==> inputs of job 9723 <==
==> flow/design.v <==
`timescale 1ns / 1ps
module add_sub #(parameter WIDTH = 15)(
input signed [WIDTH:0] a,b,
input sel, 
output signed [WIDTH:0] out
);
wire [WIDTH+1:0] sum;
assign sum = sel?a-b:a+b;
assign out = {sum[WIDTH+1],sum[WIDTH-1:0]};
endmodule
`timescale 1ns / 1ps
module mux #(parameter WIDTH = 15)(
input [WIDTH:0] a,b,
input sel,
output [WIDTH:0]out
);
assign out = sel?b:a;
endmodule
`timescale 1ns / 1ps
module shifter#(parameter WIDTH = 15)(
input signed [WIDTH:0] a,
output signed [WIDTH:0] b,
input m , 
input [3:0] i
);
assign b = m? (a)>>>i :((i!=0)?(a)>>>(i-1):a);
endmodule
`timescale 1ns / 1ps
module rom#(parameter WIDTH = 15)(
input clk,
input sel ,
input [3:0] i,
output [WIDTH:0] rom_out
    );
 reg [WIDTH:0] rom_mem [0:19] ;
 initial begin
 rom_mem[0] =  16'b0000010000000000;
 rom_mem[1] =  16'b0000001000000000;
 rom_mem[2] =  16'b0000000100000000;
 rom_mem[3] =  16'b0000000010000000;
 rom_mem[4] =  16'b0000000001000000;
 rom_mem[5] =  16'b0000000000100000;
 rom_mem[6] =  16'b0000000000010000;
 rom_mem[7] =  16'b0000000000001000;
 rom_mem[8] =  16'b0000000000000100;
 rom_mem[9] =  16'b0000000000000010;
 rom_mem[10] =  16'b0000001000110010;
 rom_mem[11] =  16'b0000000100000110;
 rom_mem[12] =  16'b0000000010000001;
 rom_mem[13] =  16'b0000000001000000;
 rom_mem[14] =  16'b0000000000100000;
 rom_mem[15] =  16'b0000000000010000;
 rom_mem[16] =  16'b0000000000001000;
 rom_mem[17] =  16'b0000000000000100;
 rom_mem[18] =  16'b0000000000000010;
 rom_mem[19] =  16'b0000000000000001;
 end   
 assign rom_out = sel?rom_mem[i+9]:rom_mem[i-1];
endmodule
`timescale 1ns / 1ps
module recon_controlpath(
input clk,reset,
output reg selmx,selmy,selmz,
output reg [3:0]  i
);
reg start;
always @ (posedge clk) begin
    if(reset) begin 
        i <= 0;
        selmx <= 0;
        selmy <= 0;
        selmz <= 0; 
        start <= 1;
    end
    else if(start) begin
        if(i!=0) begin
        selmx <= 1;
        selmy <= 1;
        selmz <= 1; 
        end
        if(i != 10) begin
         i <= i+1;
        end
        else if (i==10) begin
            start <= 0;
            i <= 0;
            selmx <= 0;
            selmy <= 0;
            selmz <= 0; 
        end
    end
end
endmodule
`timescale 1ns / 1ps
module recon_datapath#(parameter WIDTH = 15)(
input clk,
input m,div,
input [WIDTH:0] Xo,Yo,Zo ,
input selmx,selmy,selmz,
output reg [WIDTH:0] Xout,Yout, Zout,
input [WIDTH:0] z_rom,
input [3:0] i
);
wire [WIDTH:0] x_mux, y_mux , z_mux;
wire [WIDTH:0] x_asout, y_asout , z_asout; 
wire [WIDTH:0] x_fout;
mux m_x(Xo , Xout , selmx , x_mux);
mux m_y(Yo , Yout , selmy , y_mux);
mux m_z(Zo , Zout , selmz , z_mux);
reg [WIDTH:0] Xi , Yi , Zi;
wire di = div?(~y_mux[15]):z_mux[15];
always @ (posedge clk) begin 
if(i!=0) begin
    Xout <= x_fout;
    Yout <= y_asout;
    Zout <= z_asout;
end
end
wire [WIDTH:0] x_sft, y_sft; 
shifter shftx(x_mux ,x_sft ,m, i);
shifter shfty(y_mux ,y_sft,m, i);
add_sub X_as(x_mux , y_sft ,di, x_asout);
add_sub Y_as(y_mux , x_sft ,di, y_asout);
add_sub Z_as(z_mux , z_rom ,~(di), z_asout);
mux m_xout(x_mux, x_asout , m , x_fout);
endmodule
`timescale 1ns / 1ps
module recon#(parameter WIDTH = 15)(
input clk,reset,m,div,
input [WIDTH:0] Xo, Yo ,Zo,
output [WIDTH:0] Xout , Yout , Zout,
output [3:0] i
);
wire selmx,selmy,selmz;
wire [WIDTH:0] rom_out ;
recon_datapath dt(clk,m,div,Xo,Yo,Zo,selmx, selmy,selmz,Xout, Yout, Zout ,rom_out, i);
recon_controlpath ct(clk,reset,selmx,selmy,selmz,i);
rom rm(clk,m,i,rom_out);
endmodule
`timescale 1ns / 1ps
module latch#(parameter WIDTH=15)(
input [WIDTH:0] Xout,Yout,Zout,
input [3:0] i,
input clk,reset,
output reg [WIDTH:0] X_H,Y_H,Z_H,
input af_en);
always@(posedge clk) begin
    if(reset) begin
        X_H<=16'b0;
        Y_H<=16'b0;
        Z_H<=16'b0;
    end
    else if(i==10&af_en)begin
        X_H<=16'b0000010011010100;
        Y_H<=16'b0;
        Z_H<=Yout;
    end
end
endmodule
`timescale 1ns / 1ps
module ResetLogic#(parameter WIDTH=15 )(
input ext_reset,
input clk,
output reg reset1,reset2,reset3,complete
);
reg [5:0] counter;
always@(posedge clk)begin
    if(ext_reset) begin
        reset1<=1;
        reset2<=1;
        reset3 <=1;
        complete <= 0;
        counter<=0;
    end
    else if(counter==0)begin
        counter<=counter+1;
        reset1<=0;
    end
    else if(counter==11) begin
        reset2<=0;
        counter <= counter + 1;
    end
    else if (counter == 22) begin 
        reset3 <= 0;
        counter <= counter + 1;
    end
    else if(counter ==33) begin
        complete <= 1;
    end
    else if(counter <34) begin 
        counter <= counter + 1;
    end
end
endmodule
`timescale 1ns / 1ps
module Neuron#(parameter WIDTH=15)(
input [WIDTH:0] Xo,Yo,Zo,
input clk,reset,
output [WIDTH:0] Sin_H,Cos_H,Z, 
output reset3,complete,
output [WIDTH:0] Yout,
input af_en
);
wire reset1,reset2;
wire zz;
assign Z=Yout;
wire[WIDTH:0] Xout,Zout;
wire [3:0] i1,i2;
wire [WIDTH:0] X_H,Y_H,Z_H;
reg [3:0] i1_d;
ResetLogic RL(reset,clk,reset1,reset2,reset3,complete);
recon linear(clk,reset1,1'b0,1'b0,Xo, Yo ,Zo,Xout , Yout , Zout, i1);
always @(posedge clk) i1_d <= i1;
latch l1(Xout,Yout,Zout, i1_d,clk,reset1,X_H,Y_H,Z_H,af_en);
recon hyperbolic(clk,reset2,1'b1,1'b0,X_H,Y_H,Z_H,Cos_H,Sin_H,zz,i2);
endmodule
`timescale 1ns / 1ps
module recon_top_level#(parameter WIDTH = 15)( 
input [WIDTH:0] Xo, Zo , Yo,
input clk,
input ext_reset,
input [1:0] sel,
output [WIDTH:0] mac_out,
output [WIDTH:0] f,
input af_en,
output complete
);
wire [WIDTH:0] z, coshz, sinhz;
wire reset3;
Neuron #(WIDTH)inneuron(Xo,Yo,Zo,clk,ext_reset, sinhz,coshz,z,reset3,complete,mac_out,af_en);
wire sign_z=z[WIDTH];
wire [WIDTH:0]relu ;
assign relu=sign_z?0:z;
wire [WIDTH:0] ez, ez_1;
add_sub #(WIDTH) adder1(coshz, sinhz, sel[0], ez);
add_sub #(WIDTH) adder2(ez, 16'b0000010000000000, sel[0], ez_1);
wire [WIDTH:0] w2,w3;
wire [WIDTH:0] divisor , dividend;
mux  #(WIDTH)m1(ez, coshz, sel[0], w2);
mux #(WIDTH) m2(ez_1, sinhz, sel[0], w3);
wire [WIDTH:0] div_out;
assign divisor =  {w3[15], (w3[14:0]>>2) };
assign dividend = {w2[15], (w2[14:0]>>2) };
wire [WIDTH:0] X_divout,Y_divout;
recon #(WIDTH) r_div(
 clk,reset3,1'b0,1'b1,
divisor, dividend ,16'b0,
 X_divout , Y_divout , div_out
);
assign f=sel[1]?(sel[0]?mac_out:relu):div_out;  
endmodule
==> flow/run.sh <==
#!/bin/bash
# the make line also repeats each setting of config.mk as NAME=value (left out here)
make -C /OpenROAD-flow-scripts/flow DESIGN_CONFIG=/design/flow/config.mk WORK_HOME=/design/flow/orfs CLKGATE_MAP_FILE= finish
==> flow/config.mk <==
export PLATFORM = sky130hd
export DESIGN_NAME = recon_top_level
export DESIGN_NICKNAME = recon_top_level
export VERILOG_FILES = /design/flow/design.v
export SDC_FILE = /design/flow/constraint.sdc
export NUM_CORES = 4
export LEC_CHECK = 0
export ABC_AREA = 1
export CAP_MARGIN = 20
export CELL_PAD_IN_SITES_DETAIL_PLACEMENT = 1
export CORE_ASPECT_RATIO = 0.5
export CORE_MARGIN = 6
export CORE_UTILIZATION = 45
export CTS_CLUSTER_DIAMETER = 308
export CTS_CLUSTER_SIZE = 100
export GPL_ROUTABILITY_DRIVEN = 0
export MIN_ROUTING_LAYER = met1
export PLACE_DENSITY_LB_ADDON = 0.28
export SETUP_SLACK_MARGIN = -0.64
export SLEW_MARGIN = 40
export TNS_END_PERCENT = 35
==> flow/constraint.sdc <==
create_clock -name core_clock -period 12.9 [get_ports {clk}]
set_input_delay 2.5800 -clock core_clock [delete_from_list [all_inputs] [get_ports {clk}]]
set_output_delay 2.5800 -clock core_clock [all_outputs]
set_load 0.01 [all_outputs]
==> job 3948: changes against job 9723 <==
==> flow/config.mk (replaced) <==
export PLATFORM = sky130hd
export DESIGN_NAME = recon_top_level
export DESIGN_NICKNAME = recon_top_level
export VERILOG_FILES = /design/flow/design.v
export SDC_FILE = /design/flow/constraint.sdc
export NUM_CORES = 4
export LEC_CHECK = 0
export ABC_AREA = 1
export CAP_MARGIN = 20
export CORE_MARGIN = 2
export CORE_UTILIZATION = 71
export GPL_ROUTABILITY_DRIVEN = 0
export MAX_ROUTING_LAYER = met4
export MIN_ROUTING_LAYER = met1
export PLACE_DENSITY = 0.63
export SETUP_SLACK_MARGIN = 0.13
export SLEW_MARGIN = 40
export TNS_END_PERCENT = 45
==> flow/constraint.sdc (replaced) <==
create_clock -name core_clock -period 6.48 [get_ports {clk}]
set_input_delay 1.2960 -clock core_clock [delete_from_list [all_inputs] [get_ports {clk}]]
set_output_delay 1.2960 -clock core_clock [all_outputs]
set_load 0.01 [all_outputs]
==> comparison table <==
metric                                                                       job 3948   job 9723
Data-path buffer share of cell area in the final layout                         11.6%      4.35%
GR Layer Usage met1                                                             52.5%      31.4%
Pin count of the biggest net entering global routing                               70         61
Share of total power in sequential cells                                        33.5%      36.0%
Die X-Extent                                                                   170 um     306 um
Fraction of area in multi-input gates                                           55.0%      57.4%
Hold Crit Depth                                                                     2          1
Vias per cell                                                                    6.64       5.73
Final WL                                                                      73.6 mm    65.9 mm
Final critical-path setup slack                                              -1.56 ns    2.75 ns
# Taps                                                                            341        577
Rel. slew slack                                                                 38.9%      44.3%
Reg-to-reg setup timing slack                                                -1.36 ns    4.70 ns
Buf/Inv on CP                                                                       9          7
Share of the clock period used by the worst path                                 124%      78.6%
Placed instance count                                                            3348       3398
Final hold slack                                                             0.464 ns   0.453 ns
Maximum vdd drop                                                             0.229 mV  0.0935 mV
Run status                                                 complete, but fails checks  timing/DRC/antenna clean
Layout check failures                                            negative setup slack          -
Count of endpoints failing setup in the final report                               17          0
Initial antenna violation count                                                     6          1
Worst reg-to-reg path cell count                                                   48         34
Number of cells in the finished layout apart from fillers                        3427       3431
Setup repair bufs after CTS                                                        27          0
Switch share                                                                    41.3%      39.8%
Power and IR drop assume default switching activity.
